--- flow/run.sh ---
#!/bin/bash
# the make line also repeats each setting of config.mk as NAME=value (left out here)
make -C /OpenROAD-flow-scripts/flow DESIGN_CONFIG=/design/flow/config.mk WORK_HOME=/design/flow/orfs CLKGATE_MAP_FILE= finish
--- flow/config.mk ---
export PLATFORM = sky130hd
export DESIGN_NAME = system
export DESIGN_NICKNAME = system
export VERILOG_FILES = /design/flow/design.v
export SDC_FILE = /design/flow/constraint.sdc
export NUM_CORES = 4
export LEC_CHECK = 0
export CAP_MARGIN = 20
export CORE_MARGIN = 2
export CORE_UTILIZATION = 60
export SLEW_MARGIN = 20
--- flow/constraint.sdc ---
create_clock -name core_clock -period 9.79 [get_ports {clk}]
set_input_delay 1.9580 -clock core_clock [delete_from_list [all_inputs] [get_ports {clk}]]
set_output_delay 1.9580 -clock core_clock [all_outputs]
set_load 0.01 [all_outputs]
--- flow/design.v ---
module conv(clk,rst,clear,w_w,w_in,if_w,if_in,out);
 input	clk;
 input	rst;
 input	clear;
 input	w_w;
 input	if_w;	
 input [16-1:0] w_in;
 input [16-1:0] if_in;
 output signed [16*2+1:0]out;
 wire signed [16*2:0]out1;
 reg signed [16-1:0] weight [2:0];
 reg signed [16-1:0] feature [2:0];
 always@(posedge rst  or posedge clk)
begin
if(rst)
begin
weight[0]<=16'd0;
weight[1]<=16'd0;
weight[2]<=16'd0;
feature[0]<=16'd0;
feature[1]<=16'd0;
feature[2]<=16'd0;
end
else if(clear)
begin
weight[0]<=16'd0;
weight[1]<=16'd0;
weight[2]<=16'd0;
feature[0]<=16'd0;
feature[1]<=16'd0;
feature[2]<=16'd0;
end
else
begin
if(w_w==1'b1 )
begin
weight[0]<=weight[1];
weight[1]<=weight[2];
weight[2]<=w_in;
end
if(if_w==1'b1 )
begin
feature[0]<=feature[1];
feature[1]<=feature[2];
feature[2]<=if_in;
end
end
end
assign out1 = weight[2]*feature[2]+weight[1]*feature[1]+weight[0]*feature[0];
assign out  ={out1[32],out1};
endmodule
module sat_adder(in0, in1, in2, sum);
input  signed[33:0]	in0, in1, in2;
output signed[15:0]	sum;
wire signed[35:0]temp=(in0+in1+in2);
assign sum=($signed(temp)>$signed(36'd255))?16'd255:($signed(temp)<$signed(36'd0))?16'd0:temp[15:0];
endmodule
module Controller (clk, rst, ROM_IF_A, ROM_W_A, ROM_IF_OE, ROM_W_OE, RAM_A, 
					RAM_WE, RAM_OE, sel_if, sel_w, clear, done);
  parameter INIT    = 3'b000,READ_W=3'b001,WRITE=3'b010,READ_C=3'b011,READ_9=3'b100,Done=3'b101;
  input         clk;
  input         rst;
  output reg [19:0] ROM_IF_A, ROM_W_A;
  output reg		ROM_IF_OE, ROM_W_OE;
  output reg [19:0] RAM_A;
  output reg		RAM_WE;
  output reg		RAM_OE;
  output reg [2:0]  sel_if, sel_w;
  output reg		clear;
  output reg 		done;
  reg	[2:0] tsel_if, tsel_w;
  reg   [2:0]  state,n_state;
  reg	[19:0] column;
  reg   [19:0]  row;
  reg   [3:0]	counter;
always@(posedge clk or posedge rst)begin 
if(rst)
	state<=INIT;
else
	state<=n_state;
end
always@(posedge clk or posedge rst)begin 
  if(rst)begin
    counter<=4'd0;
  end
else if(state==READ_W && counter==4'd9)
      counter<=4'd0;
  else if(state==READ_W)
     counter<=counter+4'd1;
  else if(state==READ_C)
     counter<=counter+4'd1;
  else if(state==READ_9)
     counter<=counter+4'd1;
  else if(state==WRITE || state==INIT)
     counter<=4'd0;
end
always@(*)begin 
    if(state==INIT)begin
    sel_w=3'b0;
      sel_if=3'b0;
end
else if(state==READ_W)
	begin
if(counter==4'd0)begin
                  sel_w=3'b000;
		  sel_if=3'b000;
              end
else  if(counter==4'd1)begin
  			sel_w=3'b001;
		  sel_if=3'b001;
end
else if(counter==4'd2)begin
  			sel_w=3'b001;
		  sel_if=3'b001;
end
else if(counter==4'd3)begin
  			sel_w=3'b001;
		  sel_if=3'b001;
end
else   if(counter==4'd4)begin
                  sel_w=3'b010;
		  sel_if=3'b010;
              end
else   if(counter==4'd5)begin
                  sel_w=3'b010;
		  sel_if=3'b010;
              end
else   if(counter==4'd6)begin
                  sel_w=3'b010;
		  sel_if=3'b010;
              end
else  if(counter==4'd7)begin
                  sel_w=3'b100;
	          sel_if=3'b100;
              end
else  if(counter==4'd8)begin
                  sel_w=3'b100;
	          sel_if=3'b100;
              end
else  if(counter==4'd9)begin
                  sel_w=3'b100;
	          sel_if=3'b100;
              end
else begin
 	           sel_w=3'b100;
	          sel_if=3'b100;
    end
end
else if(state==READ_C)
	begin
          if(counter==4'd0)begin
                  sel_if=3'b000;
	            sel_w=3'b000;
              end
         else if(counter==4'd1)begin
                  sel_if=3'b001;
			sel_w=3'b000;
              end
         else if(counter==4'd2)begin
                  sel_if=3'b010;
			sel_w=3'b000;
              end
	 else if(counter==4'd3)begin
                  sel_if=3'b100;
			sel_w=3'b000;
              end
else  begin
			sel_if=3'b100;
			sel_w=3'b000;
end
    end
else if(state==READ_9)begin
if(counter==4'd0)begin
                  sel_w=3'b000;
		  sel_if=3'b000;
              end
else  if(counter==4'd1)begin
  			sel_w=3'b000;
		  sel_if=3'b001;
end
else if(counter==4'd2)begin
  			sel_w=3'b000;
		  sel_if=3'b001;
end
else if(counter==4'd3)begin
  			sel_w=3'b000;
		  sel_if=3'b001;
end
else   if(counter==4'd4)begin
                  sel_w=3'b000;
		  sel_if=3'b010;
              end
else   if(counter==4'd5)begin
                  sel_w=3'b000;
		  sel_if=3'b010;
              end
else   if(counter==4'd6)begin
                  sel_w=3'b000;
		  sel_if=3'b010;
              end
else  if(counter==4'd7)begin
                  sel_w=3'b000;
	          sel_if=3'b100;
              end
else  if(counter==4'd8)begin
                  sel_w=3'b000;
	          sel_if=3'b100;
              end
else  if(counter==4'd9)begin
                  sel_w=3'b000;
	          sel_if=3'b100;
              end
else begin
sel_w=3'b000;
	          sel_if=3'b100;
end
end
	else if(state==WRITE)
   begin
	          sel_if=3'b000;
                  sel_w=3'b000;
    end
     else
begin
		sel_if=3'b000;
                  sel_w=3'b000;
end
end
always@(*)begin 
if(state==INIT)
RAM_A=20'd0;
if(column==20'd0)
RAM_A=(row<<8)+column;
else
RAM_A=(row<<8)+(column-20'd2);
end
always@(*)begin 
if(state==INIT)
ROM_IF_A=20'd0;
 else   if(state==READ_W)begin
   if(counter==4'd0)begin
    ROM_IF_A=(row<<8)+(row<<1)+column;
   end
  else if(counter==4'd1)begin
    ROM_IF_A=(row<<8)+(row<<1)+(column+20'd1);
   end
   else if(counter==4'd2)begin
    ROM_IF_A=(row<<8)+(row<<1)+(column+20'd2);
   end
   else if(counter==4'd3)begin
    ROM_IF_A=((row+20'd1)<<8)+((row+20'd1)<<1)+column;
   end
    else if(counter==4'd4)begin
    ROM_IF_A=((row+20'd1)<<8)+((row+20'd1)<<1)+(column+20'd1);
   end
    else if(counter==4'd5)begin
    ROM_IF_A=((row+20'd1)<<8)+((row+20'd1)<<1)+(column+20'd2);
   end
    else if(counter==4'd6)begin
    ROM_IF_A=((row+20'd2)<<8)+((row+20'd2)<<1)+column;
   end
    else if(counter==4'd7)begin
    ROM_IF_A=((row+20'd2)<<8)+((row+20'd2)<<1)+(column+20'd1);
   end
    else if(counter==4'd8)begin
    ROM_IF_A=((row+20'd2)<<8)+((row+20'd2)<<1)+(column+20'd2);
   end
    else if(counter==4'd9)begin
    ROM_IF_A=((row+20'd2)<<8)+((row+20'd2)<<1)+(column+20'd2);
   end
else ROM_IF_A=((row+20'd2)<<8)+((row+20'd2)<<1)+(column+20'd2);
   end
   else if(state==READ_9)begin
    if(counter==4'd0)begin
    ROM_IF_A=(row<<8)+(row<<1)+column;
   end
  else if(counter==4'd1)begin
    ROM_IF_A=(row<<8)+(row<<1)+(column+20'd1);
   end
   else if(counter==4'd2)begin
    ROM_IF_A=(row<<8)+(row<<1)+(column+20'd2);
   end
   else if(counter==4'd3)begin
    ROM_IF_A=((row+20'd1)<<8)+((row+20'd1)<<1)+column;
   end
    else if(counter==4'd4)begin
    ROM_IF_A=((row+20'd1)<<8)+((row+20'd1)<<1)+(column+20'd1);
   end
    else if(counter==4'd5)begin
    ROM_IF_A=((row+20'd1)<<8)+((row+20'd1)<<1)+(column+20'd2);
   end
    else if(counter==4'd6)begin
    ROM_IF_A=((row+20'd2)<<8)+((row+20'd2)<<1)+column;
   end
    else if(counter==4'd7)begin
    ROM_IF_A=((row+20'd2)<<8)+((row+20'd2)<<1)+(column+20'd1);
   end
    else if(counter==4'd8)begin
    ROM_IF_A=((row+20'd2)<<8)+((row+20'd2)<<1)+(column+20'd2);
   end
    else if(counter==4'd9)begin
    ROM_IF_A=((row+20'd2)<<8)+((row+20'd2)<<1)+(column+20'd2);
   end
else ROM_IF_A=((row+20'd2)<<8)+((row+20'd2)<<1)+(column+20'd2);
    end   
   else if(state==READ_C)begin
          if(counter==4'd0)begin
             ROM_IF_A=(row<<8)+(row<<1)+column;
          end
         else if(counter==4'd1)begin
             ROM_IF_A=((row+20'd1)<<8)+((row+20'd1)<<1)+column;
          end
         else if(counter==4'd2)begin
             ROM_IF_A=((row+20'd2)<<8)+((row+20'd2)<<1)+column;
          end
	 else if(counter==4'd3)begin
             ROM_IF_A=((row+20'd2)<<8)+((row+20'd2)<<1)+column;
          end
         else
 ROM_IF_A=((row+20'd2)<<8)+((row+20'd2)<<1)+column;
   end
else
ROM_IF_A=20'd0;
end
always@(*)begin 
   if(state==INIT)
ROM_W_A=20'd0;
 else   if(state==READ_W)begin
          if(counter==4'd0)begin
             ROM_W_A=20'd0;
              end
         else if(counter==4'd1)begin
             ROM_W_A=20'd1;
              end
         else if(counter==4'd2)begin
             ROM_W_A=20'd2;
              end
         else if(counter==4'd3)begin
             ROM_W_A=20'd3;
              end
         else if(counter==4'd4)begin
             ROM_W_A=20'd4;
              end
         else if(counter==4'd5)begin
             ROM_W_A=20'd5;
              end
         else if(counter==4'd6)begin
             ROM_W_A=20'd6;
              end
         else if(counter==4'd7)begin
             ROM_W_A=20'd7;
              end
         else if(counter==4'd8)begin
             ROM_W_A=20'd8;
              end
	else if(counter==4'd9)begin
	ROM_W_A=20'd8;
	end
else ROM_W_A=20'd8;
    end   
else
ROM_W_A=20'd0;
end
always@(posedge clk or posedge rst)begin 
  if(rst)begin
     column<=20'd0;
	 row<=20'd0;
  end
else if (column==20'd0 && state==WRITE)
begin
column<=column+20'd3;
end
  else if(state==WRITE && column==20'd257)begin
        column<=20'd0;
        row<=row+20'd1;
   end
  else if(state==WRITE)
   column<=column+20'd1;
  else if(state==READ_C)
  row<=row;
end
always@(*)begin 
  case(state)
       INIT:begin
            n_state=READ_W;
end
       READ_W:begin
                  if(counter==4'd9)
                     n_state=WRITE;
                  else
                     n_state=READ_W;
              end
       READ_C:begin
                  if(counter==4'd3)
                     n_state=WRITE;
                  else
                     n_state=READ_C;
              end
       READ_9:begin
                  if(counter==4'd9)
                     n_state=WRITE;
                  else
                     n_state=READ_9;
              end
       WRITE:begin
                  if(column==20'd257&&row==20'd255)
                     n_state=Done;
                  else if(column==20'd257)
                     n_state=READ_9;
                  else
                     n_state=READ_C;
              end
       Done:n_state=INIT;    
 default:n_state=Done;
endcase
end
always@(*)begin  
case(state)
INIT:begin
	ROM_IF_OE=1'b0;
	ROM_W_OE=1'b0;
	RAM_WE=1'b0;
	RAM_OE=1'b0;
	clear=1'b0;
	done=1'b0;
	end
READ_W:begin
        ROM_IF_OE=1'b1;
	ROM_W_OE=1'b1;
	RAM_WE=1'b0;
	RAM_OE=1'b0;
	clear=1'b0;
	done=1'b0;
      end
WRITE:begin
      ROM_IF_OE=1'b0;
	ROM_W_OE=1'b0;
	RAM_WE=1'b1;
	RAM_OE=1'b0;
	clear=1'b0;
	done=1'b0;
	end
READ_C:begin
      ROM_IF_OE=1'b1;
	ROM_W_OE=1'b0;
	RAM_WE=1'b0;
	RAM_OE=1'b0;
	clear=1'b0;
	done=1'b0;
	end
READ_9:begin
      ROM_IF_OE=1'b1;
	ROM_W_OE=1'b0;
	RAM_WE=1'b0;
	RAM_OE=1'b0;
	clear=1'b0;
	done=1'b0;
	end
Done:begin
      ROM_IF_OE=1'b0;
	ROM_W_OE=1'b0;
	RAM_WE=1'b0;
	RAM_OE=1'b0;
	clear=1'b0;
	done=1'b1;
	end
default:begin
	ROM_IF_OE=1'b0;
	ROM_W_OE=1'b0;
	RAM_WE=1'b0;
	RAM_OE=1'b0;
	clear=1'b0;
	done=1'b0;
	end
endcase
end
endmodule
`timescale 1ns/10ps
module system (clk, rst, ROM_IF_Q, ROM_W_Q, RAM_Q, ROM_IF_A, ROM_W_A,
  ROM_IF_OE, ROM_W_OE, RAM_A, RAM_WE, RAM_OE, RAM_D, done);
  input         clk;
  input         rst;
  input  [15:0] ROM_IF_Q, ROM_W_Q;
  input  [15:0] RAM_Q;
  output [19:0] ROM_IF_A, ROM_W_A;
  output		ROM_IF_OE, ROM_W_OE;
  output [19:0] RAM_A;
  output        RAM_WE;
  output        RAM_OE;
  output [15:0] RAM_D;
  output        done;
  wire [2:0]  sel_if, sel_w;
  wire 		  clear;
  wire [33:0]	out0, out1, out2;
  conv conv1 (
  .clk(clk), .rst(rst), .clear(clear), .w_w(sel_w[0]), .w_in(ROM_W_Q), .if_w(sel_if[0]), .if_in(ROM_IF_Q), .out(out0));
  conv conv2 (
  .clk(clk), .rst(rst), .clear(clear), .w_w(sel_w[1]), .w_in(ROM_W_Q), .if_w(sel_if[1]), .if_in(ROM_IF_Q), .out(out1));
  conv conv3 (
  .clk(clk), .rst(rst), .clear(clear), .w_w(sel_w[2]), .w_in(ROM_W_Q), .if_w(sel_if[2]), .if_in(ROM_IF_Q), .out(out2));
  sat_adder a1 (
  .in0(out0), .in1(out1), .in2(out2), .sum(RAM_D));
  Controller c1(
  .clk(clk), .rst(rst), .ROM_IF_A(ROM_IF_A), .ROM_W_A(ROM_W_A), .ROM_IF_OE(ROM_IF_OE),
  .ROM_W_OE(ROM_W_OE), .RAM_A(RAM_A), .RAM_WE(RAM_WE), .RAM_OE(RAM_OE), .sel_if(sel_if),
  .sel_w(sel_w), .clear(clear), .done(done));
endmodule
==> results of run 1 <==
## per-layer routing
layer | vias up | part of all wire, % | routed length, µm
li1 | 43300 | - | -
met1 | 49800 | 41 | 152000
met2 | 3363 | 47 | 171000
met3 | 710 | 7.3 | 26700
met4 | 16 | 4.7 | 17200
met5 | - | 0.028 | 103
## layout make-up
type / instances / area [µm²] / share of cell area (%)
multi-input combinational: 9416 / 102000 / 71.4
timing repair buffer: 1997 / 15500 / 10.9
inverter: 3036 / 11400 / 8.00
sequential: 338 / 8550 / 6.00
tap: 2672 / 3340 / 2.35
clock buffer: 65 / 1440 / 1.01
clock inverter: 30 / 475 / 0.334
antenna: 13 / 32.5 / 0.0228
## stage by stage
stage | std cells | power (W) | area (µm²) | util (%)
detailed placement | 17400 | 0.00207 | 139000 | 68.7
floorplan | 13200 | 0.00177 | 122000 | -
global placement | 17400 | 0.00206 | 139000 | 68.7
finish | 17600 | 0.00429 | 142000 | 70.6
CTS | 17500 | 0.00430 | 141000 | 70.1
global route | 17600 | 0.00442 | 142000 | 70.6
## what timing repair did
action,4_1_cts,5_1_grt
pin swaps,76,132
setup buffers,49,29
hold buffers,0,0
resized,158,199
setup endpoints to repair,8,8
hold endpoints to repair,0,0
==> results.py, run 1 <==
# Synthesis and PnR figures
metrics = {
    "worst_setup_path": {
        "cp-end-kind": "output port",
        "ff2ff_setup_slack_ns": 4.36,
        "crit_path_max_fanout": 7,
        "cp_data_arrival_time_ns": 14.89,
        "cp_top_family": "adder cells",
        "critPathSlowestCell": "or4_4",
        "rr_startpoint": "c1.counter[0]",
        "cp_num_cells": 58,
        "reg2reg_to": "conv3.feature[1][3]",
        "endpoint": "RAM_D[2]",
        "slowest_delay_ns": 0.58,
        "crit_required_ns": 7.83,
        "cp.buffers_inverters": 13,
        "crit_type": "register to output port",
        "startpoint": "conv2.weight[2][11]",
        "worstSetupStartpointType": "register",
        "critPathMostFrequentCell": "fa_1",
        "rr_worst_depth": 12,
    },
    "route": {
        "drt_iter0_markers": 7362,
        "via_per_inst": 5.53,
        "num_vias": 97200,
        "drc": 0,
        "first_pass_iters": 6,
        "routed_wl_mm": 368,
        "routedWlPerCell_um": 20.9,
        "final_antenna_net_count": 0,
    },
    "pwr": {
        "pwr-share-comb_pct": 15.2,
        "p_seq_share_pct": 33.1,
        "ir_drop_mv": 0.127,
        "p_leak_nw": 72.3,
        "p_int_w": 0.00298,
        "p_comb_w": 0.000651,
        "pg_clk_w": 0.00222,
        "pg_seq_w": 0.00142,
        "p_sw_w": 0.00130,
        "cellPowerDensity_nw_per_um2": 30.1,
        "clockPowerShare_pct": 51.7,
        "p_sw_share_pct": 30.4,
        "maxPowerGroup": "the clock network",
    },
    "synthesis": {
        "netlist.area_leader.share_pct": 43.0,
        "ys_seq_share_pct": 6.96,
        "synth.mux.area_fraction_pct": 2.74,
        "xor_share_pct": 4.44,
        "ys_cells": 13200,
        "synth-edff-count": 0,
        "aoi_share_pct": 7.01,
        "logic_family": "adder cells",
        "top_cells_by_area": "fa_1 43%, ha_1 11%, inv_1 9.4%",
        "simple_gate_share_pct": 14.1,
        "ys_chip_area_um2": 121000,
        "synth_flops": 338,
        "common_cells": "3027 x inv_1, 2608 x fa_1, 1446 x nand2_1, 1058 x ha_1, 1027 x and2_1",
        "most_common_cell": "inv_1",
        "synth-adder-area-share_pct": 53.9,
        "ys_async_sr_fraction_pct": 100,
        "yosys_warnings": 4,
        "syn_inst": 13200,
        "top_area_cell": "fa_1",
        "syn_area_per_cell_um2": 9.19,
        "syn_area_um2": 121000,
        "synth_cell_types": 99,
        "synth_top_flop_cell": "dfrtp_1",
    },
    "clock_network": {
        "clk-insertion-delay-late_ns": 0.74,
        "cts_tree": "yes",
        "htree_levels": 2,
        "cts_root_buf": "clkbuf_16",
        "cts_sinks": 338,
        "cts_buffer_depth": 3,
        "clkTransAtPathRegs_ns": 0.07,
        "cts_made_buffers": 53,
    },
    "timing": {
        "grt_setup_unrepaired": "yes",
        "min_period_ns": 16.85,
        "slew_violations": 0,
        "final_hold_viol_count": 0,
        "fin_setup_tns_ns": -56.27,
        "setup_slack_ns": -7.06,
        "clock.fmax_mhz": 59.3,
        "worstMarginPinSlew_ns": 1.05,
        "whs_ns": 0.384,
        "skew_ns": 0.0690,
        "finalCritPeriodShare_pct": 172,
        "relSlewSlack_pct": 28.0,
        "setup_viol_count_final": 8,
    },
    "global_route": {
        "antenna_found_initial": 24,
        "grt_max_degree": 124,
        "grt_pass1_vias": 104000,
        "grt_pass1_wl_mm": 581,
        "track_usage_pct": 36.5,
        "gr-total-overflow": 0,
        "grt_util_met1_pct": 50.1,
        "top_usage_layer": "met2",
        "grt_use_met3_pct": 5.75,
        "met2_usage_pct": 58.4,
    },
    "status": {
        "status": "complete, but fails checks",
        "failed_checks": "setup timing",
    },
    "hold_path": {
        "hp-class": "register to register",
        "hold_path_depth": 0,
        "hp-start": "c1.state[4]",
        "hold_end": "c1.state[0]",
    },
    "finish": {
        "nNetsFinal": 18600,
        "area_growth_pct": 17.3,
        "num-fill-cells": 16000,
    },
    "placement": {
        "gp_congestion": 1.04,
        "hpwlAfterDp_mm": 317,
        "port-buffer-count": 89,
        "dp_slack_ns": -7.25,
    },
    "floorplanning": {
        "die_y_um": 454,
        "rows": 165,
        "core_um2": 202000,
        "fp.dieW_um": 454,
        "io_pins": 131,
        "floorplan.core_util_pct": 60.2,
        "die_area_um2": 206000,
    },
    "flow_run": {
        "tool_warnings": 88,
        "drv_cap": 0,
    },
}
==> inputs of run 2 (changes only) <==
Settings changed: CAP_MARGIN 20 to 35, CELL_PAD_IN_SITES_DETAIL_PLACEMENT set to 1, CELL_PAD_IN_SITES_GLOBAL_PLACEMENT set to 1, CORE_MARGIN 2 to 9, CORE_UTILIZATION 60 to 61, GPL_TIMING_DRIVEN set to 1, MAX_ROUTING_LAYER set to met4, MIN_ROUTING_LAYER set to met2, PLACE_DENSITY_LB_ADDON set to 0.22, SETUP_SLACK_MARGIN set to 1.32.
Clock period 9.79 ns to 11.9 ns, I/O delays scaled along.
==> run 2 against run 1 <==
Compared with the run above:
- synthesized area unchanged
- synthesized cell count unchanged
- the run now fails in detailed placement
- die size up 4.6%
==> results.py, run 2 <==
# Flow results
metrics = {
    "status": {
        "status": "stopped before the end",
        "stop_stage": "detailed placement",
        "error": "[ERROR DPL-0033] detailed placement checks failed during check placement.",
    },
    "synthesis": {
        "ys_seq_share_pct": 6.96,
        "synth-edff-count": 0,
        "common_cells": "3027 x inv_1, 2608 x fa_1, 1446 x nand2_1, 1058 x ha_1, 1027 x and2_1",
        "ys_cells": 13200,
        "yosys_warnings": 4,
        "aoi_share_pct": 7.01,
        "syn_area_um2": 121000,
        "synth_cell_types": 99,
        "synth.mux.area_fraction_pct": 2.74,
        "top_cells_by_area": "fa_1 43%, ha_1 11%, inv_1 9.4%",
        "top_area_cell": "fa_1",
        "xor_share_pct": 4.44,
        "logic_family": "adder cells",
        "most_common_cell": "inv_1",
        "simple_gate_share_pct": 14.1,
        "syn_inst": 13200,
        "netlist.area_leader.share_pct": 43.0,
        "ys_chip_area_um2": 121000,
        "synth-adder-area-share_pct": 53.9,
        "synth_flops": 338,
        "synth_top_flop_cell": "dfrtp_1",
        "ys_async_sr_fraction_pct": 100,
        "syn_area_per_cell_um2": 9.19,
    },
    "placement": {
        "port-buffer-count": 89,
        "gp_congestion": 1.18,
    },
    "floorplanning": {
        "io_pins": 131,
        "die_area_um2": 216000,
        "floorplan.core_util_pct": 61.5,
        "fp.dieW_um": 464,
        "core_um2": 198000,
        "rows": 163,
        "die_y_um": 464,
    },
}
[run 2: metrics by stage]
step | area [µm²] | setup WS (ns) | cells | hold WS (ns)
floorplan | 122000 | -3.45 | 13200 | 0.414
global placement | 139000 | -5.48 | 17400 | 0.371
==> inputs of run 3 (changes only) <==
Settings changed: CAP_MARGIN 35 to 20, CELL_PAD_IN_SITES_DETAIL_PLACEMENT 1 to not set, CELL_PAD_IN_SITES_GLOBAL_PLACEMENT 1 to not set, CORE_MARGIN 9 to 2, CORE_UTILIZATION 61 to 69, CTS_CLUSTER_DIAMETER set to 40, GPL_TIMING_DRIVEN 1 to not set, MAX_ROUTING_LAYER met4 to not set, MIN_ROUTING_LAYER met2 to not set, PLACE_DENSITY_LB_ADDON 0.22 to not set, SETUP_SLACK_MARGIN 1.32 to not set.
Clock period 11.9 ns to 14.3 ns, I/O delays scaled along.
==> run 3 against run 2 <==
Compared with the run above:
- the layout now fails its checks (setup timing)
- die size shrank 17%
- synthesized cell count is the same
- synthesized area is the same
==> results.py, run 3 <==
# Synthesis and PnR figures
metrics = {
    "status": {
        "status": "complete, but fails checks",
        "failed_checks": "setup timing",
    },
    "worst_setup_path": {
        "rr_worst_depth": 12,
        "critPathSlowestCell": "or4_4",
        "crit_required_ns": 11.44,
        "endpoint": "RAM_D[0]",
        "cp_data_arrival_time_ns": 15.34,
        "worstSetupStartpointType": "register",
        "startpoint": "conv2.feature[2][4]",
        "rr_startpoint": "c1.counter[0]",
        "crit_type": "register to output port",
        "ff2ff_setup_slack_ns": 9.04,
        "slowest_delay_ns": 0.58,
        "cp-end-kind": "output port",
        "crit_path_max_fanout": 6,
        "cp_top_family": "adder cells",
        "reg2reg_to": "conv3.feature[0][11]",
        "critPathMostFrequentCell": "fa_1",
        "cp.buffers_inverters": 17,
        "cp_num_cells": 62,
    },
    "route": {
        "routed_wl_mm": 366,
        "num_vias": 99000,
        "routedWlPerCell_um": 21.6,
        "drt_iter0_markers": 8644,
        "final_antenna_net_count": 0,
        "via_per_inst": 5.83,
        "first_pass_iters": 8,
        "drc": 0,
    },
    "global_route": {
        "antenna_found_initial": 26,
        "grt_pass1_wl_mm": 582,
        "grt_max_degree": 91,
        "gr-total-overflow": 0,
        "grt_pass1_vias": 109000,
        "track_usage_pct": 41.9,
    },
    "synthesis": {
        "ys_seq_share_pct": 6.96,
        "simple_gate_share_pct": 14.1,
        "synth_flops": 338,
        "ys_chip_area_um2": 121000,
        "synth_top_flop_cell": "dfrtp_1",
        "aoi_share_pct": 7.01,
        "syn_area_um2": 121000,
        "xor_share_pct": 4.44,
        "synth.mux.area_fraction_pct": 2.74,
        "common_cells": "3027 x inv_1, 2608 x fa_1, 1446 x nand2_1, 1058 x ha_1, 1027 x and2_1",
        "synth-adder-area-share_pct": 53.9,
        "top_area_cell": "fa_1",
        "syn_inst": 13200,
        "syn_area_per_cell_um2": 9.19,
        "yosys_warnings": 4,
        "netlist.area_leader.share_pct": 43.0,
        "ys_cells": 13200,
        "most_common_cell": "inv_1",
        "synth_cell_types": 99,
        "logic_family": "adder cells",
        "top_cells_by_area": "fa_1 43%, ha_1 11%, inv_1 9.4%",
        "synth-edff-count": 0,
        "ys_async_sr_fraction_pct": 100,
    },
    "timing": {
        "setup_slack_ns": -3.90,
        "final_hold_viol_count": 0,
        "relSlewSlack_pct": 20.8,
        "grt_setup_unrepaired": "yes",
        "slew_violations": 0,
        "whs_ns": 0.426,
        "clock.fmax_mhz": 55.0,
        "finalCritPeriodShare_pct": 127,
        "skew_ns": 0.0286,
        "worstMarginPinSlew_ns": 1.18,
        "min_period_ns": 18.20,
        "setup_viol_count_final": 8,
    },
    "clock_network": {
        "clk-insertion-delay-late_ns": 0.76,
        "cts_sinks": 338,
        "cts_buffer_depth": 3,
        "cts_root_buf": "clkbuf_16",
        "htree_levels": 3,
        "cts_made_buffers": 99,
        "cts_tree": "yes",
        "clkTransAtPathRegs_ns": 0.05,
    },
    "placement": {
        "hpwlAfterDp_mm": 303,
        "port-buffer-count": 89,
        "dp_slack_ns": -3.74,
        "dp.cells": 16700,
        "gp_congestion": 1.01,
    },
    "pwr": {
        "p_seq_share_pct": 25.1,
        "p_leak_nw": 71.0,
        "pg_clk_w": 0.00246,
        "clockPowerShare_pct": 63.4,
        "p_sw_share_pct": 29.3,
        "cellPowerDensity_nw_per_um2": 27.6,
        "ir_drop_mv": 0.0883,
        "p_comb_w": 0.000445,
        "maxPowerGroup": "the clock network",
        "pg_seq_w": 0.000974,
        "p_int_w": 0.00274,
        "pwr-share-comb_pct": 11.5,
        "p_sw_w": 0.00114,
    },
    "finish": {
        "nNetsFinal": 18200,
        "area_growth_pct": 15.7,
        "instances_no_fill": 17000,
    },
    "hold_path": {
        "hold_end": "c1.state[0]",
        "hp-class": "register to register",
        "hold_path_depth": 0,
        "hp-start": "c1.state[4]",
    },
    "floorplanning": {
        "rows": 153,
        "die_area_um2": 179000,
        "die_y_um": 424,
        "io_pins": 131,
        "core_um2": 174000,
        "floorplan.core_util_pct": 69.6,
        "fp.dieW_um": 424,
    },
    "flow_run": {
        "tool_warnings": 84,
        "drv_cap": 0,
    },
}
==> run 3: cell type report <==
| cell class | count | area [µm²] |
|---|---|---|
| Multi-Input combinational cell | 9416 | 101000 |
| Fill cell | 11000 | 33900 |
| Timing Repair Buffer | 1625 | 12600 |
| Inverter | 3036 | 11400 |
| Sequential cell | 338 | 8530 |
| Tap cell | 2325 | 2910 |
| Clock buffer | 115 | 2640 |
| Clock inverter | 73 | 987 |
| Antenna cell | 36 | 90.1 |
==> run 3: layer usage <==
| metal | part of all wire (%) | wire length (µm) | GRT usage, % |
|---|---|---|---|
| met1 | 37 | 135000 | 52.7 |
| met2 | 47 | 171000 | 66.6 |
| met3 | 9.4 | 34500 | 9.12 |
| met4 | 7.0 | 25500 | 25.2 |
| met5 | 0.025 | 93 | 0 |
==> run 3: per-stage QoR <==
step | utilization (%) | cell area, µm² | TNS (ns) | total power (W)
after floorplan | - | 122000 | -12.23 | 0.00121
after global placement | 77.8 | 136000 | -26.78 | 0.00140
after detailed placement | 77.8 | 136000 | -29.71 | 0.00141
after CTS | 80.0 | 140000 | -30.99 | 0.00388
after global routing | 80.5 | 140000 | -34.22 | 0.00397
final | 80.5 | 140000 | -30.39 | 0.00388
==> run 3: timing repair <==
item                       CTS  global route
gates resized               74           178
setup endpoints to repair    8             8
hold buffers                 0             0
hold endpoints to repair     0             0
buffers inserted            18            16
pin swaps                   38            90
==> inputs of run 4 (changes only) <==
Settings changed: ABC_AREA set to 0, CORE_UTILIZATION 69 to 72, CTS_CLUSTER_DIAMETER 40 to not set, PLACE_DENSITY set to 0.91, SETUP_SLACK_MARGIN set to 3.58.
Clock period 14.3 ns to 13.9 ns, I/O delays scaled along.
==> run 4 against run 3 <==
Compared with the run above:
- the flow now stops in global routing
- synthesized cell count unchanged
- die size fell by 4.1%
- synthesized area unchanged
==> results.py, run 4 <==
# Flow results
metrics = {
    "synthesis": {
        "syn_area_per_cell_um2": 9.19,
        "synth_top_flop_cell": "dfrtp_1",
        "synth.mux.area_fraction_pct": 2.74,
        "most_common_cell": "inv_1",
        "yosys_warnings": 4,
        "synth_cell_types": 99,
        "ys_seq_share_pct": 6.96,
        "aoi_share_pct": 7.01,
        "synth_flops": 338,
        "syn_inst": 13200,
        "synth-adder-area-share_pct": 53.9,
        "logic_family": "adder cells",
        "ys_cells": 13200,
        "synth-edff-count": 0,
        "syn_area_um2": 121000,
        "ys_async_sr_fraction_pct": 100,
        "ys_chip_area_um2": 121000,
        "top_cells_by_area": "fa_1 43%, ha_1 11%, inv_1 9.4%",
        "top_area_cell": "fa_1",
        "common_cells": "3027 x inv_1, 2608 x fa_1, 1446 x nand2_1, 1058 x ha_1, 1027 x and2_1",
        "xor_share_pct": 4.44,
        "simple_gate_share_pct": 14.1,
        "netlist.area_leader.share_pct": 43.0,
    },
    "status": {
        "status": "stopped before the end",
        "stop_stage": "global routing",
    },
    "floorplanning": {
        "core_um2": 167000,
        "io_pins": 131,
        "floorplan.core_util_pct": 72.6,
        "die_area_um2": 172000,
        "die_y_um": 415,
        "rows": 150,
        "fp.dieW_um": 415,
    },
    "clock_network": {
        "cts_made_buffers": 52,
        "cts_root_buf": "clkbuf_16",
        "cts_sinks": 338,
        "postCtsHoldBufs": 0,
        "cts_buffer_depth": 3,
        "htree_levels": 2,
    },
    "placement": {
        "port-buffer-count": 89,
        "hpwlAfterDp_mm": 327,
        "gp_congestion": 1.04,
        "dp.cells": 16600,
    },
}
-- run 4: stage by stage --
stage | setup slack [ns] | cell area [µm²] | power, W | hold slack (ns) | util, %
3_5_place_dp | -4.27 | 136000 | 0.00147 | 0.418 | 81.0
2_1_floorplan | -1.85 | 122000 | 0.00125 | 0.414 | -
4_1_cts | -4.19 | 138000 | 0.00304 | 0.429 | 82.5
3_3_place_gp | -3.60 | 136000 | 0.00145 | 0.417 | 81.0
-- run 4: repair_timing --
action / 4_1_cts
setup buffers: 25
setup endpoints to repair: 13
pin swaps: 46
gates resized: 137
gates cloned: 0
==> inputs of run 5 (changes only) <==
Settings changed: ABC_AREA 0 to not set, PLACE_DENSITY 0.91 to 0.38, SETUP_SLACK_MARGIN 3.58 to not set.
Clock period 13.9 ns to 7.72 ns, I/O delays scaled along.
==> run 5 against run 4 <==
Compared with the run above:
- die size unchanged
- synthesized area unchanged
- the flow again stops in global routing
- synthesized cell count unchanged
==> results.py, run 5 <==
# Flow results
metrics = {
    "synthesis": {
        "synth.mux.area_fraction_pct": 2.74,
        "aoi_share_pct": 7.01,
        "syn_area_per_cell_um2": 9.19,
        "syn_inst": 13200,
        "ys_seq_share_pct": 6.96,
        "ys_async_sr_fraction_pct": 100,
        "netlist.area_leader.share_pct": 43.0,
        "syn_area_um2": 121000,
        "top_cells_by_area": "fa_1 43%, ha_1 11%, inv_1 9.4%",
        "most_common_cell": "inv_1",
        "synth-adder-area-share_pct": 53.9,
        "synth-edff-count": 0,
        "xor_share_pct": 4.44,
        "simple_gate_share_pct": 14.1,
        "ys_chip_area_um2": 121000,
        "common_cells": "3027 x inv_1, 2608 x fa_1, 1446 x nand2_1, 1058 x ha_1, 1027 x and2_1",
        "ys_cells": 13200,
        "yosys_warnings": 4,
        "top_area_cell": "fa_1",
        "synth_cell_types": 99,
        "synth_top_flop_cell": "dfrtp_1",
        "synth_flops": 338,
        "logic_family": "adder cells",
    },
    "status": {
        "error": "[ERROR GRT-0116] Global routing finished with congestion. Check the congestion regions in the DRC Viewer.",
        "stop_stage": "global routing",
        "status": "stopped before the end",
    },
    "placement": {
        "hpwlAfterDp_mm": 338,
        "dp.cells": 17000,
        "port-buffer-count": 89,
        "gp_congestion": 1.06,
    },
    "global_route": {
        "track_usage_pct": 59.4,
        "gr-total-overflow": 97,
    },
    "floorplanning": {
        "fp.dieW_um": 415,
        "die_area_um2": 172000,
        "io_pins": 131,
        "core_um2": 167000,
        "floorplan.core_util_pct": 72.6,
        "rows": 150,
        "die_y_um": 415,
    },
    "clock_network": {
        "cts_made_buffers": 51,
        "postCtsHoldBufs": 0,
        "htree_levels": 2,
        "cts_buffer_depth": 3,
        "cts_sinks": 338,
        "cts_root_buf": "clkbuf_16",
    },
}
-- run 5: per-stage QoR --
step                      worst slack, ns  total power, W  hold WS (ns)  TNS [ns]  instance area [µm²]
after CTS                           -8.96         0.00531         0.475    -71.51               142000
after detailed placement            -8.97         0.00263         0.465    -71.59               139000
after global placement              -8.30         0.00259         0.454    -66.35               139000
after floorplan                     -6.80         0.00225         0.414    -54.34               122000
-- run 5: metal layers --
layer  track usage, %  GRT overflow
met5             18.9             1
met4             49.7            44
met3             35.7             4
met2             81.0            48
met1             63.9             0
-- run 5: timing repair --
action                                  4_1_cts
endpoints found under the setup margin       15
pin swaps                                   122
buffers inserted                             61
gates resized                               245
==> inputs of run 6 (changes only) <==
Settings changed: CAP_MARGIN 20 to 5, CELL_PAD_IN_SITES_DETAIL_PLACEMENT set to 0, CTS_CLUSTER_DIAMETER set to 107, CTS_CLUSTER_SIZE set to 82, MAX_ROUTING_LAYER set to met4, MIN_ROUTING_LAYER set to met1, PLACE_DENSITY 0.38 to not set, SETUP_SLACK_MARGIN set to 2.14, TNS_END_PERCENT set to 85.
Clock period 7.72 ns to 14.9 ns, I/O delays scaled along.
==> run 6 against run 5 <==
Compared with the run above:
- synthesized cell count is the same
- die size is the same
- synthesized area is the same
- the layout now fails its checks (setup timing)
==> results.py, run 6 <==
# Synthesis and PnR figures
metrics = {
    "clock_network": {
        "postCtsHoldBufs": 0,
        "cts_tree": "yes",
        "htree_levels": 2,
        "clkTransAtPathRegs_ns": 0.10,
        "clk-insertion-delay-late_ns": 0.70,
        "cts_sinks": 338,
        "cts_buffer_depth": 3,
        "cts_made_buffers": 35,
        "cts_root_buf": "clkbuf_16",
    },
    "worst_setup_path": {
        "critPathMostFrequentCell": "fa_1",
        "cp_top_family": "adder cells",
        "startpoint": "conv1.feature[2][1]",
        "cp.buffers_inverters": 16,
        "worstSetupStartpointType": "register",
        "critPathSlowestCell": "fa_1",
        "rr_worst_depth": 11,
        "ff2ff_setup_slack_ns": 9.64,
        "cp-end-kind": "output port",
        "rr_startpoint": "c1.counter[3]",
        "crit_type": "register to output port",
        "slowest_delay_ns": 0.88,
        "cp_data_arrival_time_ns": 16.37,
        "crit_required_ns": 11.92,
        "endpoint": "RAM_D[3]",
        "reg2reg_to": "conv3.feature[1][14]",
        "crit_path_max_fanout": 5,
        "cp_num_cells": 56,
    },
    "synthesis": {
        "syn_inst": 13200,
        "syn_area_um2": 121000,
        "top_cells_by_area": "fa_1 43%, ha_1 11%, inv_1 9.4%",
        "top_area_cell": "fa_1",
        "xor_share_pct": 4.44,
        "yosys_warnings": 4,
        "logic_family": "adder cells",
        "common_cells": "3027 x inv_1, 2608 x fa_1, 1446 x nand2_1, 1058 x ha_1, 1027 x and2_1",
        "netlist.area_leader.share_pct": 43.0,
        "simple_gate_share_pct": 14.1,
        "synth-edff-count": 0,
        "syn_area_per_cell_um2": 9.19,
        "synth_flops": 338,
        "synth_top_flop_cell": "dfrtp_1",
        "aoi_share_pct": 7.01,
        "ys_cells": 13200,
        "ys_async_sr_fraction_pct": 100,
        "most_common_cell": "inv_1",
        "synth.mux.area_fraction_pct": 2.74,
        "synth_cell_types": 99,
        "synth-adder-area-share_pct": 53.9,
        "ys_chip_area_um2": 121000,
        "ys_seq_share_pct": 6.96,
    },
    "floorplanning": {
        "io_pins": 131,
        "die_area_um2": 172000,
        "fp.dieW_um": 415,
        "core_um2": 167000,
        "die_y_um": 415,
        "rows": 150,
        "floorplan.core_util_pct": 72.6,
    },
    "pwr": {
        "p_comb_w": 0.000448,
        "cellPowerDensity_nw_per_um2": 18.0,
        "pg_seq_w": 0.000931,
        "p_sw_w": 0.000900,
        "p_seq_share_pct": 37.1,
        "ir_drop_mv": 0.0717,
        "p_sw_share_pct": 35.8,
        "pg_clk_w": 0.00113,
        "maxPowerGroup": "the clock network",
        "power_w": 0.00251,
        "p_int_w": 0.00161,
        "clockPowerShare_pct": 45.1,
        "p_leak_nw": 70.1,
        "pwr-share-comb_pct": 17.9,
    },
    "timing": {
        "finalCritPeriodShare_pct": 130,
        "worstMarginPinSlew_ns": 1.27,
        "grt_setup_unrepaired": "yes",
        "relSlewSlack_pct": 14.6,
        "slew_violations": 0,
        "clock.fmax_mhz": 51.7,
        "setup_viol_count_final": 8,
        "skew_ns": 0.0641,
        "min_period_ns": 19.35,
        "fin_setup_tns_ns": -35.39,
        "setup_slack_ns": -4.45,
        "final_hold_viol_count": 0,
    },
    "route": {
        "via_per_inst": 6.16,
        "routedWlPerCell_um": 24.1,
        "drc": 0,
        "drt_iter0_markers": 11700,
        "num_vias": 103000,
        "final_antenna_net_count": 0,
        "routed_wl_mm": 405,
        "first_pass_iters": 13,
    },
    "placement": {
        "dp.cells": 16500,
        "dpl-instance-area_um2": 135000,
        "hpwlAfterDp_mm": 310,
        "gp_congestion": 1.03,
        "port-buffer-count": 89,
    },
    "hold_path": {
        "hold_path_depth": 0,
        "hold_end": "c1.state[0]",
        "hp-class": "register to register",
        "hp-start": "c1.state[4]",
    },
    "global_route": {
        "grt_pass1_wl_mm": 604,
        "gr-total-overflow": 0,
        "grt_pass1_vias": 112000,
        "antenna_found_initial": 40,
        "track_usage_pct": 46.7,
        "grt_max_degree": 115,
    },
    "flow_run": {
        "drv_cap": 0,
        "tool_warnings": 91,
    },
    "finish": {
        "nNetsFinal": 18200,
        "area_growth_pct": 14.7,
        "instances_no_fill": 16800,
        "design_area_um2": 139000,
    },
    "status": {
        "failed_checks": "setup timing",
        "status": "complete, but fails checks",
    },
}
[run 6: final cells by class]
| class | count | area [µm²] |
|---|---|---|
| diodes | 73 | 183 |
| clock buffers | 36 | 880 |
| flip-flops and latches | 338 | 8560 |
| repair buffers | 1638 | 12700 |
| well taps | 2204 | 2760 |
| multi-input cells | 9416 | 102000 |
| inverters | 3036 | 11400 |
| fillers | 9117 | 28100 |
| clock inverters | 28 | 460 |
[run 6: timing repair]
action	4_1_cts	5_1_grt
setup buffers	37	49
gates resized	232	282
setup endpoints to repair	8	8
pin swaps	85	177
[run 6: per-layer routing]
| metal | up-vias | routed length, µm | GRT usage, % |
|---|---|---|---|
| met1 | 51000 | 137000 | 55.6 |
| met2 | 6982 | 183000 | 72.4 |
| met4 | 0 | 37100 | 30.0 |
| li1 | 42600 | - | - |
| met3 | 2722 | 47900 | 10.3 |
| met5 | - | 0 | - |
[run 6: metrics by stage]
| step | util, % | worst slack, ns | hold slack, ns |
|---|---|---|---|
| floorplan | - | -1.05 | 0.414 |
| global placement | 80.8 | -2.70 | 0.389 |
| detailed placement | 80.8 | -3.02 | 0.381 |
| CTS | 82.2 | -2.92 | 0.401 |
| global route | 83.2 | -4.81 | 0.405 |
| finish | 83.2 | -4.45 | 0.411 |
==> inputs of run 7 (changes only) <==
Settings changed: ABC_AREA set to 0, CAP_MARGIN 5 to 20, CELL_PAD_IN_SITES_DETAIL_PLACEMENT 0 to not set, CTS_CLUSTER_DIAMETER 107 to not set, CTS_CLUSTER_SIZE 82 to not set, MAX_ROUTING_LAYER met4 to not set, MIN_ROUTING_LAYER met1 to not set, PLACE_DENSITY_LB_ADDON set to 0.19, SETUP_SLACK_MARGIN 2.14 to 3.97, TNS_END_PERCENT 85 to not set.
Clock period 14.9 ns to 13.9 ns, I/O delays scaled along.
==> run 7 against run 6 <==
Compared with the run above:
- the run now fails in global routing
- die size did not move
- synthesized cell count did not move
- synthesized area did not move
==> results.py, run 7 <==
# Flow results
metrics = {
    "status": {
        "status": "stopped before the end",
        "stop_stage": "global routing",
    },
    "clock_network": {
        "cts_buffer_depth": 3,
        "htree_levels": 2,
        "cts_sinks": 338,
        "cts_root_buf": "clkbuf_16",
        "cts_made_buffers": 49,
    },
    "floorplanning": {
        "io_pins": 131,
        "rows": 150,
        "die_y_um": 415,
        "floorplan.core_util_pct": 72.6,
        "core_um2": 167000,
        "die_area_um2": 172000,
        "fp.dieW_um": 415,
    },
    "synthesis": {
        "syn_area_per_cell_um2": 9.19,
        "most_common_cell": "inv_1",
        "syn_inst": 13200,
        "ys_chip_area_um2": 121000,
        "ys_cells": 13200,
        "synth-adder-area-share_pct": 53.9,
        "common_cells": "3027 x inv_1, 2608 x fa_1, 1446 x nand2_1, 1058 x ha_1, 1027 x and2_1",
        "ys_seq_share_pct": 6.96,
        "syn_area_um2": 121000,
        "xor_share_pct": 4.44,
        "synth-edff-count": 0,
        "aoi_share_pct": 7.01,
        "logic_family": "adder cells",
        "ys_async_sr_fraction_pct": 100,
        "synth.mux.area_fraction_pct": 2.74,
        "top_cells_by_area": "fa_1 43%, ha_1 11%, inv_1 9.4%",
        "synth_top_flop_cell": "dfrtp_1",
        "synth_flops": 338,
        "synth_cell_types": 99,
        "simple_gate_share_pct": 14.1,
        "top_area_cell": "fa_1",
        "yosys_warnings": 4,
        "netlist.area_leader.share_pct": 43.0,
    },
    "placement": {
        "dp.cells": 16600,
        "port-buffer-count": 89,
        "dpl-instance-area_um2": 136000,
        "hpwlAfterDp_mm": 334,
        "gp_congestion": 1.04,
    },
}
==> run 7: stage by stage <==
step	util [%]	setup WS [ns]	hold WS [ns]	total power, W
after global placement	81.0	-3.76	0.370	0.00145
after CTS	82.6	-4.04	0.394	0.00287
after detailed placement	81.0	-4.10	0.377	0.00147
after floorplan	-	-1.85	0.414	0.00125
==> run 7: timing repair <==
| item | 4_1_cts |
|---|---|
| setup buffers | 39 |
| resized | 236 |
| hold buffers | 0 |
| pin swaps | 89 |
| endpoints found under the setup margin | 14 |
==> inputs of run 8 (changes only) <==
Settings changed: CELL_PAD_IN_SITES_DETAIL_PLACEMENT set to 0, CELL_PAD_IN_SITES_GLOBAL_PLACEMENT set to 2, CORE_ASPECT_RATIO set to 0.5, CORE_MARGIN 2 to 7, CORE_UTILIZATION 72 to 15, CTS_CLUSTER_DIAMETER set to 67, CTS_CLUSTER_SIZE set to 91, GPL_ROUTABILITY_DRIVEN set to 0, HOLD_SLACK_MARGIN set to 0.11, MAX_ROUTING_LAYER set to met5, MIN_ROUTING_LAYER set to met1, PLACE_DENSITY_LB_ADDON 0.19 to not set, SETUP_SLACK_MARGIN 3.97 to not set, TNS_END_PERCENT set to 85.
Clock period 13.9 ns to 27.7 ns, I/O delays scaled along.
==> run 8 against run 7 <==
Compared with the run above:
- the run now finishes clean
- synthesized area did not move
- die size increased to 4.9 times the previous value
- synthesized cell count stayed put
==> results.py, run 8 <==
# Synthesis and PnR figures
metrics = {
    "placement": {
        "dp_slack_ns": 5.06,
        "hpwlAfterDp_mm": 322,
        "dpl-instance-area_um2": 135000,
        "port-buffer-count": 89,
    },
    "pwr": {
        "p_sw_w": 0.000508,
        "pg_seq_w": 0.000508,
        "p_sw_share_pct": 34.2,
        "p_seq_share_pct": 34.2,
        "p_int_w": 0.000978,
        "power_w": 0.00149,
        "maxPowerGroup": "the clock network",
        "p_comb_w": 0.000180,
        "pwr-share-comb_pct": 12.1,
        "pg_clk_w": 0.000798,
        "clockPowerShare_pct": 53.7,
        "ir_drop_mv": 0.0604,
        "p_leak_nw": 63.1,
        "cellPowerDensity_nw_per_um2": 10.8,
    },
    "clock_network": {
        "postCtsHoldBufs": 0,
        "cts_setup_buffers": 0,
        "cts_tree": "yes",
        "cts_buffer_depth": 3,
        "ctsResizeCount": 0,
        "cts_root_buf": "clkbuf_16",
        "cts_sinks": 338,
        "clk-insertion-delay-late_ns": 0.77,
        "htree_levels": 2,
        "cts_made_buffers": 55,
        "clkTransAtPathRegs_ns": 0.08,
    },
    "global_route": {
        "track_usage_pct": 9.33,
        "antenna_found_initial": 7,
        "grt_pass1_wl_mm": 608,
        "grt_max_degree": 111,
        "grt_pass1_vias": 97600,
        "gr-total-overflow": 0,
    },
    "timing": {
        "setup_viol_count_final": 0,
        "fin_setup_tns_ns": 0,
        "setup_slack_ns": 4.52,
        "grt_setup_unrepaired": "no",
        "clock.fmax_mhz": 43.1,
        "skew_ns": 0.0880,
        "slew_violations": 0,
        "relSlewSlack_pct": 17.3,
        "min_period_ns": 23.18,
        "final_hold_viol_count": 0,
        "finalCritPeriodShare_pct": 83.7,
        "worstMarginPinSlew_ns": 1.23,
    },
    "route": {
        "via_per_inst": 3.65,
        "drc": 0,
        "final_antenna_net_count": 0,
        "num_vias": 87400,
        "drt_iter0_markers": 4306,
        "first_pass_iters": 7,
        "routed_wl_mm": 389,
        "routedWlPerCell_um": 16.2,
    },
    "worst_setup_path": {
        "cp_data_arrival_time_ns": 17.64,
        "slowest_delay_ns": 0.92,
        "rr_startpoint": "c1.counter[0]",
        "ff2ff_setup_slack_ns": 22.17,
        "crit_type": "register to output port",
        "endpoint": "RAM_D[4]",
        "cp-end-kind": "output port",
        "critPathSlowestCell": "dfrtp_1",
        "cp.buffers_inverters": 11,
        "rr_worst_depth": 11,
        "crit_path_max_fanout": 18,
        "cp_top_family": "adder cells",
        "reg2reg_to": "conv3.feature[0][13]",
        "crit_required_ns": 22.16,
        "startpoint": "conv3.feature[2][1]",
        "critPathMostFrequentCell": "fa_1",
        "cp_num_cells": 52,
        "worstSetupStartpointType": "register",
    },
    "floorplanning": {
        "die_y_um": 650,
        "core_um2": 806000,
        "floorplan.core_util_pct": 15.1,
        "die_area_um2": 837000,
        "rows": 233,
        "fp.dieW_mm": 1.29,
        "io_pins": 131,
    },
    "synthesis": {
        "logic_family": "adder cells",
        "yosys_warnings": 4,
        "common_cells": "3027 x inv_1, 2608 x fa_1, 1446 x nand2_1, 1058 x ha_1, 1027 x and2_1",
        "aoi_share_pct": 7.01,
        "most_common_cell": "inv_1",
        "ys_chip_area_um2": 121000,
        "synth_flops": 338,
        "ys_cells": 13200,
        "syn_area_um2": 121000,
        "xor_share_pct": 4.44,
        "synth_cell_types": 99,
        "syn_area_per_cell_um2": 9.19,
        "ys_seq_share_pct": 6.96,
        "syn_inst": 13200,
        "synth_top_flop_cell": "dfrtp_1",
        "top_area_cell": "fa_1",
        "netlist.area_leader.share_pct": 43.0,
        "synth-adder-area-share_pct": 53.9,
        "top_cells_by_area": "fa_1 43%, ha_1 11%, inv_1 9.4%",
        "simple_gate_share_pct": 14.1,
        "synth-edff-count": 0,
        "ys_async_sr_fraction_pct": 100,
        "synth.mux.area_fraction_pct": 2.74,
    },
    "hold_path": {
        "hp-start": "c1.state[4]",
        "hold_path_depth": 0,
        "hp-class": "register to register",
        "hold_end": "c1.state[0]",
    },
    "finish": {
        "utilization_pct": 17.1,
        "area_growth_pct": 13.2,
        "design_area_um2": 138000,
        "seq_area_um2": 8460,
        "nNetsFinal": 16800,
        "combGateArea_um2": 99900,
        "num-fill-cells": 90400,
    },
    "status": {
        "status": "complete, no violations",
    },
    "flow_run": {
        "tool_warnings": 83,
        "drv_cap": 0,
    },
}
## run 8: area by class of cell
| class | instances | share of cell area, % |
|---|---|---|
| clock inverters | 44 | 0.474 |
| well taps | 10800 | 9.83 |
| repair buffers | 257 | 1.57 |
| diodes | 6 | 0.0109 |
| clock buffers | 60 | 1.03 |
| flip-flops and latches | 338 | 6.15 |
| inverters | 3036 | 8.29 |
| multi-input cells | 9416 | 72.6 |
## run 8: through the flow
stage | hold WS [ns] | cells
after floorplan | 0.414 | 13200
after global placement | 0.452 | 23900
after detailed placement | 0.450 | 23900
after CTS | 0.464 | 24000
after global routing | 0.460 | 24000
final | 0.442 | 24000
## run 8: per-layer routing
layer  vias up  wire length (µm)  GRT usage (%)
li1      39800                 -              -
met5         -                 0              0
met2      1273            191000           16.6
met4         0              9250           2.01
met3       269             10600          0.655
met1     46000            178000           12.4
==> inputs of run 9 (changes only) <==
Settings changed: ABC_AREA 0 to not set, CAP_MARGIN 20 to 10, CELL_PAD_IN_SITES_DETAIL_PLACEMENT 0 to 1, CELL_PAD_IN_SITES_GLOBAL_PLACEMENT 2 to 3, CORE_ASPECT_RATIO 0.5 to 0.51, CORE_UTILIZATION 15 to 40, CTS_CLUSTER_DIAMETER 67 to not set, CTS_CLUSTER_SIZE 91 to 30, GPL_ROUTABILITY_DRIVEN 0 to not set, HOLD_SLACK_MARGIN 0.11 to not set, MAX_ROUTING_LAYER met5 to met4, TNS_END_PERCENT 85 to 30.
Clock period 27.7 ns to 12.0 ns, I/O delays scaled along.
==> run 9 against run 8 <==
Compared with the run above:
- the layout now fails its checks (setup timing)
- via count increased by 14%
- global-route usage increased by 22 points
- clock-buffer cell count unchanged
- cell count decreased by 20%
- clock power increased by 110%
- synthesized area unchanged
- first-iteration DRC count increased by 73%
- core utilization increased by 31 points
- power increased by 130%
- highest routed layer unchanged
==> results.py, run 9 <==
# Synthesis and PnR figures
metrics = {
    "finish": {
        "combGateArea_um2": 102000,
        "num-fill-cells": 34700,
        "utilization_pct": 48.3,
        "seq_area_um2": 8530,
        "design_area_um2": 146000,
        "nNetsFinal": 18700,
        "instances_no_fill": 19100,
        "area_growth_pct": 20.0,
    },
    "synthesis": {
        "simple_gate_share_pct": 14.1,
        "syn_area_per_cell_um2": 9.19,
        "top_cells_by_area": "fa_1 43%, ha_1 11%, inv_1 9.4%",
        "synth_cell_types": 99,
        "ys_cells": 13200,
        "xor_share_pct": 4.44,
        "synth_flops": 338,
        "ys_chip_area_um2": 121000,
        "synth-edff-count": 0,
        "ys_async_sr_fraction_pct": 100,
        "most_common_cell": "inv_1",
        "netlist.area_leader.share_pct": 43.0,
        "synth.mux.area_fraction_pct": 2.74,
        "synth-adder-area-share_pct": 53.9,
        "synth_top_flop_cell": "dfrtp_1",
        "logic_family": "adder cells",
        "top_area_cell": "fa_1",
        "aoi_share_pct": 7.01,
        "syn_inst": 13200,
        "yosys_warnings": 4,
        "ys_seq_share_pct": 6.96,
        "common_cells": "3027 x inv_1, 2608 x fa_1, 1446 x nand2_1, 1058 x ha_1, 1027 x and2_1",
        "syn_area_um2": 121000,
    },
    "worst_setup_path": {
        "crit_required_ns": 9.60,
        "rr_startpoint": "c1.counter[3]",
        "cp_num_cells": 54,
        "critPathMostFrequentCell": "fa_1",
        "crit_path_max_fanout": 14,
        "endpoint": "RAM_D[0]",
        "cp.buffers_inverters": 16,
        "crit_type": "register to output port",
        "startpoint": "conv2.feature[2][2]",
        "critPathSlowestCell": "fa_2",
        "reg2reg_to": "conv2.feature[0][15]",
        "rr_worst_depth": 11,
        "worstSetupStartpointType": "register",
        "cp-end-kind": "output port",
        "cp_top_family": "adder cells",
        "ff2ff_setup_slack_ns": 7.05,
        "cp_data_arrival_time_ns": 15.29,
        "slowest_delay_ns": 0.65,
    },
    "route": {
        "drt_iter0_markers": 7452,
        "num_vias": 99500,
        "final_antenna_net_count": 0,
        "routed_wl_mm": 494,
        "first_pass_iters": 5,
        "routedWlPerCell_um": 25.9,
        "via_per_inst": 5.22,
        "drc": 0,
    },
    "clock_network": {
        "cts_sinks": 338,
        "postCtsHoldBufs": 0,
        "clkTransAtPathRegs_ns": 0.07,
        "cts_tree": "yes",
        "htree_levels": 2,
        "clk-insertion-delay-late_ns": 0.70,
        "cts_buffer_depth": 3,
        "cts_made_buffers": 48,
        "cts_root_buf": "clkbuf_16",
    },
    "timing": {
        "final_hold_viol_count": 0,
        "clock.fmax_mhz": 56.5,
        "setup_viol_count_final": 8,
        "whs_ns": 0.395,
        "skew_ns": 0.0352,
        "min_period_ns": 17.69,
        "grt_setup_unrepaired": "yes",
        "fin_setup_tns_ns": -45.05,
        "relSlewSlack_pct": 14.2,
        "slew_violations": 0,
        "worstMarginPinSlew_ns": 1.28,
        "setup_slack_ns": -5.69,
        "finalCritPeriodShare_pct": 147,
    },
    "global_route": {
        "grt_max_degree": 130,
        "track_usage_pct": 31.7,
        "grt_pass1_wl_mm": 738,
        "gr-total-overflow": 0,
        "grt_pass1_vias": 109000,
        "antenna_found_initial": 41,
    },
    "floorplanning": {
        "rows": 144,
        "core_um2": 302000,
        "die_y_um": 408,
        "die_area_um2": 320000,
        "fp.dieW_um": 786,
        "io_pins": 131,
        "floorplan.core_util_pct": 40.2,
    },
    "hold_path": {
        "hold_end": "c1.state[0]",
        "hold_path_depth": 0,
        "hp-start": "c1.state[4]",
        "hp-class": "register to register",
    },
    "pwr": {
        "pg_clk_w": 0.00170,
        "p_sw_share_pct": 33.1,
        "cellPowerDensity_nw_per_um2": 23.6,
        "pg_seq_w": 0.00116,
        "maxPowerGroup": "the clock network",
        "pwr-share-comb_pct": 16.9,
        "p_comb_w": 0.000582,
        "clockPowerShare_pct": 49.4,
        "p_leak_nw": 73.1,
        "p_seq_share_pct": 33.7,
        "ir_drop_mv": 0.109,
        "p_sw_w": 0.00114,
        "p_int_w": 0.00230,
    },
    "flow_run": {
        "drv_cap": 0,
        "tool_warnings": 88,
    },
    "placement": {
        "hpwlAfterDp_mm": 438,
        "port-buffer-count": 89,
        "dp.cells": 18900,
        "dpl-instance-area_um2": 142000,
        "gp_congestion": 0.972,
    },
    "status": {
        "status": "complete, but fails checks",
        "failed_checks": "setup timing",
    },
}
==> run 9: area by class of cell <==
class / count / share of cell area (%)
multi-input cells: 9416 / 69.8
repair buffers: 2132 / 11.8
inverters: 3036 / 7.82
flip-flops and latches: 338 / 5.85
well taps: 4015 / 3.45
clock buffers: 60 / 0.910
clock inverters: 29 / 0.259
diodes: 41 / 0.0704
==> run 9: repair_timing <==
item                                    in CTS  in global routing
gates resized                              209                130
pin swaps                                   67                 73
endpoints found under the setup margin       8                  8
gates cloned                                 0                  1
setup buffers                               22                 22
==> run 9: layer usage <==
| layer | vias up | track usage (%) | wire length (µm) | part of all wire, % |
|---|---|---|---|---|
| met1 | 52400 | 52.1 | 261000 | 53 |
| met4 | 0 | 3.10 | 4450 | 0.90 |
| met5 | - | - | 0 | 0 |
| met2 | 3362 | 38.3 | 178000 | 36 |
| met3 | 228 | 9.13 | 50800 | 10 |
| li1 | 43500 | - | - | - |
==> run 9: stage by stage <==
step | setup slack [ns] | total power, W
after detailed placement | -6.24 | 0.00174
after global routing | -6.16 | 0.00354
final | -5.69 | 0.00343
after floorplan | -3.38 | 0.00144
after CTS | -5.88 | 0.00346
after global placement | -6.20 | 0.00173
==> inputs of run 10 (changes only) <==
Settings changed: CELL_PAD_IN_SITES_GLOBAL_PLACEMENT 3 to 2, CORE_ASPECT_RATIO 0.51 to 1.85, MAX_ROUTING_LAYER met4 to met5, MIN_ROUTING_LAYER met1 to met2, TNS_END_PERCENT 30 to 75.
==> run 10 against run 9 <==
Compared with the run above:
- fails the layout checks on capacitance limit, slew limit, setup timing
- register-to-register slack worse by 0.12 ns
- worst hold slack better by 0.027 ns
- first-iteration DRC count rose to 3.3 times the previous value
- cell count increased by 0.28%
- critical endpoint is now RAM_D[5]
- largest cell class unchanged
==> results.py, run 10 <==
# Synthesis and PnR figures
metrics = {
    "global_route": {
        "grt_pass1_vias": 166000,
        "grt_pass1_wl_mm": 743,
        "track_usage_pct": 46.1,
        "antenna_found_initial": 41,
        "grt_max_degree": 104,
        "gr-total-overflow": 0,
    },
    "clock_network": {
        "clkTransAtPathRegs_ns": 0.07,
        "htree_levels": 2,
        "cts_sinks": 338,
        "cts_root_buf": "clkbuf_16",
        "clk-insertion-delay-late_ns": 0.75,
        "cts_made_buffers": 49,
        "cts_tree": "yes",
        "postCtsHoldBufs": 0,
        "cts_buffer_depth": 3,
    },
    "timing": {
        "finalCritPeriodShare_pct": 146,
        "min_period_ns": 17.51,
        "whs_ns": 0.422,
        "fin_setup_tns_ns": -43.68,
        "worstMarginPinSlew_ns": 1.52,
        "grt_setup_unrepaired": "yes",
        "setup_viol_count_final": 8,
        "slew_violations": 7,
        "clock.fmax_mhz": 57.1,
        "skew_ns": 0.0620,
        "final_hold_viol_count": 0,
        "setup_slack_ns": -5.51,
        "relSlewSlack_pct": -1.32,
    },
    "synthesis": {
        "synth_flops": 338,
        "ys_async_sr_fraction_pct": 100,
        "syn_area_per_cell_um2": 9.19,
        "aoi_share_pct": 7.01,
        "common_cells": "3027 x inv_1, 2608 x fa_1, 1446 x nand2_1, 1058 x ha_1, 1027 x and2_1",
        "simple_gate_share_pct": 14.1,
        "most_common_cell": "inv_1",
        "syn_inst": 13200,
        "ys_cells": 13200,
        "synth.mux.area_fraction_pct": 2.74,
        "yosys_warnings": 4,
        "top_cells_by_area": "fa_1 43%, ha_1 11%, inv_1 9.4%",
        "ys_chip_area_um2": 121000,
        "synth_top_flop_cell": "dfrtp_1",
        "netlist.area_leader.share_pct": 43.0,
        "synth-adder-area-share_pct": 53.9,
        "logic_family": "adder cells",
        "xor_share_pct": 4.44,
        "synth_cell_types": 99,
        "syn_area_um2": 121000,
        "ys_seq_share_pct": 6.96,
        "top_area_cell": "fa_1",
        "synth-edff-count": 0,
    },
    "route": {
        "num_vias": 137000,
        "first_pass_iters": 10,
        "via_per_inst": 7.17,
        "routed_wl_mm": 499,
        "drc": 0,
        "drt_iter0_markers": 24700,
        "routedWlPerCell_um": 26.1,
        "final_antenna_net_count": 0,
    },
    "worst_setup_path": {
        "rr_startpoint": "c1.counter[0]",
        "cp.buffers_inverters": 11,
        "crit_required_ns": 9.60,
        "critPathSlowestCell": "dfrtp_1",
        "crit_path_max_fanout": 7,
        "cp-end-kind": "output port",
        "endpoint": "RAM_D[5]",
        "cp_top_family": "adder cells",
        "reg2reg_to": "conv3.feature[1][1]",
        "crit_type": "register to output port",
        "cp_num_cells": 52,
        "ff2ff_setup_slack_ns": 6.93,
        "cp_data_arrival_time_ns": 15.11,
        "critPathMostFrequentCell": "fa_1",
        "worstSetupStartpointType": "register",
        "slowest_delay_ns": 0.69,
        "startpoint": "conv2.feature[1][9]",
        "rr_worst_depth": 13,
    },
    "placement": {
        "port-buffer-count": 89,
        "dp.cells": 18800,
        "gp_congestion": 1.05,
        "hpwlAfterDp_mm": 416,
    },
    "pwr": {
        "p_leak_nw": 72.8,
        "clockPowerShare_pct": 49.2,
        "pwr-share-comb_pct": 17.5,
        "p_sw_w": 0.00118,
        "cellPowerDensity_nw_per_um2": 23.8,
        "p_int_w": 0.00230,
        "p_seq_share_pct": 33.2,
        "pg_seq_w": 0.00116,
        "pg_clk_w": 0.00172,
        "ir_drop_mv": 0.112,
        "maxPowerGroup": "the clock network",
        "p_sw_share_pct": 33.9,
        "p_comb_w": 0.000611,
    },
    "floorplanning": {
        "die_area_um2": 320000,
        "fp.dieW_um": 419,
        "die_y_um": 764,
        "rows": 275,
        "floorplan.core_util_pct": 40.2,
        "core_um2": 302000,
        "io_pins": 131,
    },
    "hold_path": {
        "hp-start": "c1.state[4]",
        "hold_path_depth": 0,
        "hold_end": "c1.state[0]",
        "hp-class": "register to register",
    },
    "finish": {
        "instances_no_fill": 19100,
        "nNetsFinal": 18600,
        "area_growth_pct": 20.5,
        "num-fill-cells": 34800,
    },
    "flow_run": {
        "tool_warnings": 90,
        "drv_cap": 1,
    },
    "status": {
        "status": "complete, but fails checks",
        "failed_checks": "capacitance limit, slew limit, setup timing",
    },
}
## run 10: per-stage QoR
step                total power (W)  area [µm²]  setup slack [ns]  util (%)
floorplan                   0.00144      122000             -3.37         -
global placement            0.00173      142000             -5.79      46.8
detailed placement          0.00174      142000             -5.86      46.8
CTS                         0.00345      145000             -5.50      48.0
global route                0.00355      146000             -6.08      48.3
finish                      0.00348      146000             -5.51      48.4
## run 10: timing repair
action,in CTS,in global routing
cloned,1,0
resized,373,161
setup endpoints to repair,8,8
setup buffers,60,18
hold endpoints to repair,0,0
pin swaps,159,113
## run 10: layout make-up
| class | count | area [µm²] | share of cell area [%] |
|---|---|---|---|
| multi-input combinational | 9416 | 103000 | 70.1 |
| timing repair buffer | 2092 | 16800 | 11.4 |
| inverter | 3036 | 11400 | 7.80 |
| sequential | 338 | 8550 | 5.84 |
| tap | 4016 | 5020 | 3.43 |
| clock buffer | 61 | 1340 | 0.917 |
| antenna | 136 | 340 | 0.233 |
| clock inverter | 25 | 324 | 0.221 |
## run 10: routing by layer
metal  up-vias  share of wire, %  GRT usage (%)
met5         -              0.63           11.4
li1      43300                 -              -
met4       108                12           14.4
met2     39400                54           61.3
met1     49100                 0              -
met3      5079                33           51.1
Power and IR drop assume default switching activity.
